==> flow/design.v (excerpt) <==
module FFT_TOB  # ( parameter   DEPTH_BUTTER_ONE    = 8    ,
                                DEPTH_BUTTER_TWO    = 4    ,
                                DEPTH_BUTTER_THREE  = 2    ,
                                DEPTH_BTTER_FOUR    = 1    ,  
                                WIDTH               = 16   ,
                                STAGES              = 6    ,
                                FIXED_POINT         = 11   )
( 
input     wire    signed      [WIDTH-1:0]     Input_re          ,
input     wire    signed      [WIDTH-1:0]     Input_Im          ,
input     wire                                cordic_Valid      ,
input     wire                                clk               ,
input     wire                                rst               ,
output    wire    signed      [WIDTH-1:0]     Output_FFT_Re     ,
output    wire    signed      [WIDTH-1:0]     Output_FFT_Im     ,
output    wire                                Data_Valid    
);
  ...
For scale: ~490 flip-flops, ~0.054 mm² of cells after synthesis.
Settings: LEC_CHECK=0, CAP_MARGIN=5, CELL_PAD_IN_SITES_GLOBAL_PLACEMENT=2, CORE_MARGIN=2, CORE_UTILIZATION=40, CTS_CLUSTER_DIAMETER=391, CTS_CLUSTER_SIZE=14, MAX_ROUTING_LAYER=met4, PLACE_DENSITY_LB_ADDON=0.25, SETUP_SLACK_MARGIN=5.0, SLEW_MARGIN=20, TNS_END_PERCENT=70; clock period 24.2 ns.
run.sh (not shown) runs the stock make flow with config.mk's settings and CLKGATE_MAP_FILE=.
The first run completed, yet does not pass: setup timing.
Next try:
==> flow/config.mk (replaced) <==
export PLATFORM = sky130hd
export DESIGN_NAME = FFT_TOB
export DESIGN_NICKNAME = FFT_TOB
export VERILOG_FILES = /design/flow/design.v
export SDC_FILE = /design/flow/constraint.sdc
export NUM_CORES = 4
export LEC_CHECK = 0
export CAP_MARGIN = 20
export CORE_MARGIN = 2
export CORE_UTILIZATION = 66
export SLEW_MARGIN = 20
==> flow/constraint.sdc (replaced) <==
create_clock -name core_clock -period 22.2 [get_ports {clk}]
set_input_delay 4.4400 -clock core_clock [delete_from_list [all_inputs] [get_ports {clk}]]
set_output_delay 4.4400 -clock core_clock [all_outputs]
set_load 0.01 [all_outputs]
Outcome: The new run completed, yet does not pass: setup timing. Wire length is higher by about 15%. Die area is lower by 39%. Utilization is higher by 36 points. Global-route usage is higher by 16 points. Area after synthesis does not change. Non-clock buffer count is higher by 184. Cell count is lower by about 5.6%. Design area is higher by about 2.7%.
Next try:
--- a/flow/config.mk
+++ b/flow/config.mk
@@ -8,4 +8,4 @@
 export CAP_MARGIN = 20
 export CORE_MARGIN = 2
-export CORE_UTILIZATION = 66
+export CORE_UTILIZATION = 64
 export SLEW_MARGIN = 20
==> flow/constraint.sdc (replaced) <==
create_clock -name core_clock -period 40.4 [get_ports {clk}]
set_input_delay 8.0800 -clock core_clock [delete_from_list [all_inputs] [get_ports {clk}]]
set_output_delay 8.0800 -clock core_clock [all_outputs]
set_load 0.01 [all_outputs]
Result: With this change the flow produced a clean layout; wire length drops by 24%; final cell count drops by 13%; setup slack improves by 8.1 ns; die size climbs by 3.1%; synthesized cell count is unchanged; clock-buffer cell count does not change; first-iteration DRC count drops by 37%; final area drops by 18%.


Starting RTL as in the previous note.
Settings: LEC_CHECK=0, CAP_MARGIN=20, CELL_PAD_IN_SITES_GLOBAL_PLACEMENT=2, CORE_MARGIN=2, CORE_UTILIZATION=40, CTS_CLUSTER_DIAMETER=391, CTS_CLUSTER_SIZE=14, HOLD_SLACK_MARGIN=0.11, MAX_ROUTING_LAYER=met4, PLACE_DENSITY=0.93, SLEW_MARGIN=20, TNS_END_PERCENT=55; clock period 24.2 ns.
The first run reached the layout checks and failed them: setup timing.
Edit:
- CELL_PAD_IN_SITES_GLOBAL_PLACEMENT: 2 -> not set
- CORE_UTILIZATION: 40 -> 60
- CTS_CLUSTER_DIAMETER: 391 -> not set
- CTS_CLUSTER_SIZE: 14 -> not set
- HOLD_SLACK_MARGIN: 0.11 -> not set
- MAX_ROUTING_LAYER: met4 -> not set
- PLACE_DENSITY: 0.93 -> not set
- SETUP_SLACK_MARGIN: not set -> 4.56
- TNS_END_PERCENT: 55 -> not set
- clock period: 24.2 -> 16.0 ns (I/O delays scaled with it)
Result:
- The changed run finished but failed the layout checks on setup timing
- via count went up by about 7.5%
- design area went up by about 6%
- area after synthesis stays the same
- utilization climbs by 30 points
Edit:
- CORE_UTILIZATION: 60 -> 72
- CTS_CLUSTER_DIAMETER: not set -> 339
- CTS_CLUSTER_SIZE: not set -> 100
- SETUP_SLACK_MARGIN: 4.56 -> not set
- clock period: 16.0 -> 15.1 ns (I/O delays scaled with it)
After rerunning:
- The new run aborted during global routing (5_1_grt) (GRT-0232)
- die area falls by 16%
- synthesized area stays the same
- synthesized cell count is unchanged
Edit:
- CORE_UTILIZATION: 72 -> 33
- CTS_CLUSTER_DIAMETER: 339 -> not set
- CTS_CLUSTER_SIZE: 100 -> not set
- clock period: 15.1 -> 26.6 ns (I/O delays scaled with it)
Effect: The new run passed the timing, design-rule and antenna checks; die area rises by 120%; synthesized area is unchanged; synthesized cell count is unchanged.
Edit:
- CORE_UTILIZATION: 33 -> 72
- CTS_CLUSTER_DIAMETER: not set -> 339
- CTS_CLUSTER_SIZE: not set -> 100
- PLACE_DENSITY: not set -> 0.39
- SETUP_SLACK_MARGIN: not set -> 3.66
- clock period: 26.6 -> 12.3 ns (I/O delays scaled with it)
Effect: This time the run never finished: it broke off in global routing (5_1_grt); die size went down by 54%; area after synthesis stays the same; synthesized cell count stays the same.


Starting RTL as in the previous note.
## FFT_TOB
module FFT_TOB  # ( parameter   DEPTH_BUTTER_ONE    = 8    ,
                                DEPTH_BUTTER_TWO    = 4    ,
                                DEPTH_BUTTER_THREE  = 2    ,
                                DEPTH_BTTER_FOUR    = 1    ,  
                                WIDTH               = 16   ,
                                STAGES              = 6    ,
                                FIXED_POINT         = 11   )
( 
input     wire    signed      [WIDTH-1:0]     Input_re          ,
input     wire    signed      [WIDTH-1:0]     Input_Im          ,
input     wire                                cordic_Valid      ,
input     wire                                clk               ,
input     wire                                rst               ,
output    wire    signed      [WIDTH-1:0]     Output_FFT_Re     ,
output    wire    signed      [WIDTH-1:0]     Output_FFT_Im     ,
output    wire                                Data_Valid    
);
wire   [STAGES-1:0]   control_output        ;
wire                  multiplier_enable     ;
wire                  mux_selection         ;
wire     [WIDTH-1:0]  output_re_stage_one   ;
wire     [WIDTH-1:0]  output_im_stage_one   ;
wire     [WIDTH-1:0]  output_re_stage_two   ;
wire     [WIDTH-1:0]  output_im_stage_two   ;
wire     [WIDTH-1:0]  output_re_stage_three ;
wire     [WIDTH-1:0]  output_im_stage_three ;
wire     [WIDTH-1:0]  output_re_swap_one    ;
wire     [WIDTH-1:0]  output_im_swap_one    ;
wire     [WIDTH-1:0]  output_re_swap_two    ;
wire     [WIDTH-1:0]  output_im_swap_two    ;
wire     [WIDTH-1:0]  output_re_twiddle     ;
wire     [WIDTH-1:0]  output_im_twiddle     ;
wire     [WIDTH-1:0]  output_re_multiplier  ;
wire     [WIDTH-1:0]  output_im_multiplier  ;
wire     [WIDTH-1:0]  output_re_mux         ;
wire     [WIDTH-1:0]  output_im_mux         ;
Control_Unit #(.WIDTH(WIDTH),.STAGES(STAGES)) U1_Control
(
.clk                 (clk)                  ,   
.rst                 (rst)                  ,
.Cordic_Valid        (cordic_Valid)         ,
.Multiplier_Enable   (multiplier_enable)    ,
.FFT_Valid           (Data_Valid)           ,
.Control_Signal_Out  (control_output)
);
Butterfly #(.WIDTH(WIDTH),.DEPTH(DEPTH_BUTTER_ONE)) U1_Butterfly
(
.Input_Re      (Input_re)                   ,
.Input_Im      (Input_Im)                   ,
  ...
Settings: LEC_CHECK=0, ABC_AREA=0, CAP_MARGIN=20, CORE_ASPECT_RATIO=1.05, CORE_MARGIN=2, CORE_UTILIZATION=72, CTS_CLUSTER_DIAMETER=31, CTS_CLUSTER_SIZE=72, GPL_ROUTABILITY_DRIVEN=1, HOLD_SLACK_MARGIN=-0.08, MIN_ROUTING_LAYER=met1, PLACE_DENSITY=0.69, SETUP_SLACK_MARGIN=-2.0, SLEW_MARGIN=25, TNS_END_PERCENT=30; clock period 28.6 ns.
The baseline finished with setup timing left.
==> next run, changes <==
ABC_AREA = not set   (was 0)
CORE_ASPECT_RATIO = not set   (was 1.05)
CORE_UTILIZATION = 40   (was 72)
CTS_CLUSTER_DIAMETER = not set   (was 31)
CTS_CLUSTER_SIZE = not set   (was 72)
GPL_ROUTABILITY_DRIVEN = not set   (was 1)
HOLD_SLACK_MARGIN = not set   (was -0.08)
MIN_ROUTING_LAYER = not set   (was met1)
PLACE_DENSITY = not set   (was 0.69)
SETUP_SLACK_MARGIN = not set   (was -2.0)
SLEW_MARGIN = 20   (was 25)
TNS_END_PERCENT = not set   (was 30)
clock period = 26.6 ns   (was 28.6 ns; I/O delays follow)
Outcome:
- The new run completed with no timing, DRC or antenna violations
- synthesized area is unchanged
- cell count went up by about a fifth
- via count went down slightly
- hold slack degrades by 0.082 ns
- design area went up by a little under a tenth
- sequential share of layout area went down by 1.4 points
==> next run, changes <==
CORE_ASPECT_RATIO = 0.5   (was not set)
CORE_UTILIZATION = 72   (was 40)
CTS_CLUSTER_DIAMETER = 339   (was not set)
CTS_CLUSTER_SIZE = 100   (was not set)
PLACE_DENSITY = 0.39   (was not set)
SETUP_SLACK_MARGIN = -0.38   (was not set)
clock period = 12.3 ns   (was 26.6 ns; I/O delays follow)
Outcome: With this change the flow stopped in global routing; area after synthesis stays the same; die size fell by about 44%; synthesized cell count is unchanged.
==> next run, changes <==
CORE_ASPECT_RATIO = not set   (was 0.5)
CORE_UTILIZATION = 65   (was 72)
CTS_CLUSTER_DIAMETER = not set   (was 339)
CTS_CLUSTER_SIZE = 43   (was 100)
PLACE_DENSITY = not set   (was 0.39)
SETUP_SLACK_MARGIN = -0.95   (was -0.38)
TNS_END_PERCENT = 5   (was not set)
clock period = 15.8 ns   (was 12.3 ns; I/O delays follow)
Result:
- The new run finished but failed the layout checks on setup timing
- die size climbs by about 10%
- synthesized area stays the same
- synthesized cell count stays the same
